==> inputs of xenon <==
==> flow/design.v <==
module MUX(input [31:0] DMAport, output reg [24:0] out0, out1, out2, out3, out4, out5);
	always @ (*) begin
		out0 = 25'b0;
		out1 = 25'b0;
		out2 = 25'b0;
		out3 = 25'b0;
		out4 = 25'b0;
		out5 = 25'b0;
		case(DMAport[2:0])
			3'b000: out0 = DMAport[31:7];
			3'b001: out1 = DMAport[31:7];
			3'b010: out2 = DMAport[31:7];
			3'b011: out3 = DMAport[31:7];
			3'b100: out4 = DMAport[31:7];
			3'b101: out5 = DMAport[31:7];
			default:;
		endcase
	end
endmodule
module Register(input clk, input rst, input enable, input [23:0] datain, output reg [23:0] dataout);
	always @ (posedge clk or posedge rst) begin
		if (rst)
			dataout <= 24'b0;
		else if(enable)
			dataout <= datain;
	end
endmodule
module Wallace_BaughWooley (
    input  signed [7:0] a,
    input  signed [7:0] b,
    output signed [15:0] prod
);
    assign prod = a * b;
endmodule
module ConvEngine (
    input         clk,
    input         rst,
    input  [31:0] DMAport,        
    input         acc_enable,     
    input         acc_clear,      
    output [31:0] result          
);
    wire [24:0] mux_out0, mux_out1, mux_out2, mux_out3, mux_out4, mux_out5;
    MUX demux (
        .DMAport(DMAport),
        .out0(mux_out0),
        .out1(mux_out1),
        .out2(mux_out2),
        .out3(mux_out3),
        .out4(mux_out4),
        .out5(mux_out5)
    );
    wire [23:0] reg_data [5:0];
    Register reg0 (
        .clk(clk),
        .rst(rst),
        .enable(mux_out0[0]),
        .datain(mux_out0[24:1]),
        .dataout(reg_data[0])
    );
    Register reg1 (
        .clk(clk),
        .rst(rst),
        .enable(mux_out1[0]),
        .datain(mux_out1[24:1]),
        .dataout(reg_data[1])
    );
    Register reg2 (
        .clk(clk),
        .rst(rst),
        .enable(mux_out2[0]),
        .datain(mux_out2[24:1]),
        .dataout(reg_data[2])
    );
    Register reg3 (
        .clk(clk),
        .rst(rst),
        .enable(mux_out3[0]),
        .datain(mux_out3[24:1]),
        .dataout(reg_data[3])
    );
    Register reg4 (
        .clk(clk),
        .rst(rst),
        .enable(mux_out4[0]),
        .datain(mux_out4[24:1]),
        .dataout(reg_data[4])
    );
    Register reg5 (
        .clk(clk),
        .rst(rst),
        .enable(mux_out5[0]),
        .datain(mux_out5[24:1]),
        .dataout(reg_data[5])
    );
    wire signed [7:0] pixel [8:0];
    wire signed [7:0] kernel [8:0];
    assign pixel[0] = reg_data[0][23:16];
    assign pixel[1] = reg_data[0][15:8];
    assign pixel[2] = reg_data[0][7:0];
    assign pixel[3] = reg_data[1][23:16];
    assign pixel[4] = reg_data[1][15:8];
    assign pixel[5] = reg_data[1][7:0];
    assign pixel[6] = reg_data[2][23:16];
    assign pixel[7] = reg_data[2][15:8];
    assign pixel[8] = reg_data[2][7:0];
    assign kernel[0] = reg_data[3][23:16];
    assign kernel[1] = reg_data[3][15:8];
    assign kernel[2] = reg_data[3][7:0];
    assign kernel[3] = reg_data[4][23:16];
    assign kernel[4] = reg_data[4][15:8];
    assign kernel[5] = reg_data[4][7:0];
    assign kernel[6] = reg_data[5][23:16];
    assign kernel[7] = reg_data[5][15:8];
    assign kernel[8] = reg_data[5][7:0];
    wire signed [15:0] prod [8:0];
    Wallace_BaughWooley mult0 (.a(pixel[0]), .b(kernel[0]), .prod(prod[0]));
    Wallace_BaughWooley mult1 (.a(pixel[1]), .b(kernel[1]), .prod(prod[1]));
    Wallace_BaughWooley mult2 (.a(pixel[2]), .b(kernel[2]), .prod(prod[2]));
    Wallace_BaughWooley mult3 (.a(pixel[3]), .b(kernel[3]), .prod(prod[3]));
    Wallace_BaughWooley mult4 (.a(pixel[4]), .b(kernel[4]), .prod(prod[4]));
    Wallace_BaughWooley mult5 (.a(pixel[5]), .b(kernel[5]), .prod(prod[5]));
    Wallace_BaughWooley mult6 (.a(pixel[6]), .b(kernel[6]), .prod(prod[6]));
    Wallace_BaughWooley mult7 (.a(pixel[7]), .b(kernel[7]), .prod(prod[7]));
    Wallace_BaughWooley mult8 (.a(pixel[8]), .b(kernel[8]), .prod(prod[8]));
    wire signed [31:0] prod_ext [8:0];
    assign prod_ext[0] = {{16{prod[0][15]}}, prod[0]};
    assign prod_ext[1] = {{16{prod[1][15]}}, prod[1]};
    assign prod_ext[2] = {{16{prod[2][15]}}, prod[2]};
    assign prod_ext[3] = {{16{prod[3][15]}}, prod[3]};
    assign prod_ext[4] = {{16{prod[4][15]}}, prod[4]};
    assign prod_ext[5] = {{16{prod[5][15]}}, prod[5]};
    assign prod_ext[6] = {{16{prod[6][15]}}, prod[6]};
    assign prod_ext[7] = {{16{prod[7][15]}}, prod[7]};
    assign prod_ext[8] = {{16{prod[8][15]}}, prod[8]};
    wire signed [31:0] sum_products;
    assign sum_products = prod_ext[0] + prod_ext[1] + prod_ext[2] +
                          prod_ext[3] + prod_ext[4] + prod_ext[5] +
                          prod_ext[6] + prod_ext[7] + prod_ext[8];
    reg signed [31:0] accumulator;
    always @(posedge clk or posedge rst) begin
        if (rst) begin
            accumulator <= 32'b0;
        end else if (acc_clear) begin
            accumulator <= 32'b0;
        end else if (acc_enable) begin
            accumulator <= accumulator + sum_products;
        end
    end
    assign result = accumulator;
endmodule
==> flow/run.sh <==
#!/bin/bash
# the make line also repeats each setting of config.mk as NAME=value (left out here)
make -C /OpenROAD-flow-scripts/flow DESIGN_CONFIG=/design/flow/config.mk WORK_HOME=/design/flow/orfs CLKGATE_MAP_FILE= finish
==> flow/config.mk <==
export PLATFORM = sky130hd
export DESIGN_NAME = ConvEngine
export DESIGN_NICKNAME = ConvEngine
export VERILOG_FILES = /design/flow/design.v
export SDC_FILE = /design/flow/constraint.sdc
export NUM_CORES = 4
export LEC_CHECK = 0
export ABC_AREA = 1
export CAP_MARGIN = 20
export CORE_MARGIN = 2
export CORE_UTILIZATION = 72
export CTS_CLUSTER_DIAMETER = 365
export CTS_CLUSTER_SIZE = 96
export SLEW_MARGIN = 20
export TNS_END_PERCENT = 10
==> flow/constraint.sdc <==
create_clock -name core_clock -period 5.51 [get_ports {clk}]
set_input_delay 1.1020 -clock core_clock [delete_from_list [all_inputs] [get_ports {clk}]]
set_output_delay 1.1020 -clock core_clock [all_outputs]
set_load 0.01 [all_outputs]
==> onyx: changes against xenon <==
==> flow/config.mk (replaced) <==
export PLATFORM = sky130hd
export DESIGN_NAME = ConvEngine
export DESIGN_NICKNAME = ConvEngine
export VERILOG_FILES = /design/flow/design.v
export SDC_FILE = /design/flow/constraint.sdc
export NUM_CORES = 4
export LEC_CHECK = 0
export CAP_MARGIN = 20
export CORE_MARGIN = 2
export CORE_UTILIZATION = 60
export CTS_CLUSTER_SIZE = 100
export SLEW_MARGIN = 20
==> flow/constraint.sdc (replaced) <==
create_clock -name core_clock -period 5.15 [get_ports {clk}]
set_input_delay 1.0300 -clock core_clock [delete_from_list [all_inputs] [get_ports {clk}]]
set_output_delay 1.0300 -clock core_clock [all_outputs]
set_load 0.01 [all_outputs]
==> results <==
xenon finished but failed the layout checks on setup timing. onyx completed, yet does not pass: setup timing.
Against xenon, the non-clock buffer count of onyx is higher by 2.
Between xenon and onyx, the lower synthesized cell count is in onyx (gap 23%, measured against onyx).
Against xenon, the die area of onyx is larger by 17%.
Between xenon and onyx, the lower synthesized area is in onyx (gap 2.5%, measured against onyx).
Against xenon, the via count of onyx is lower by 13%.
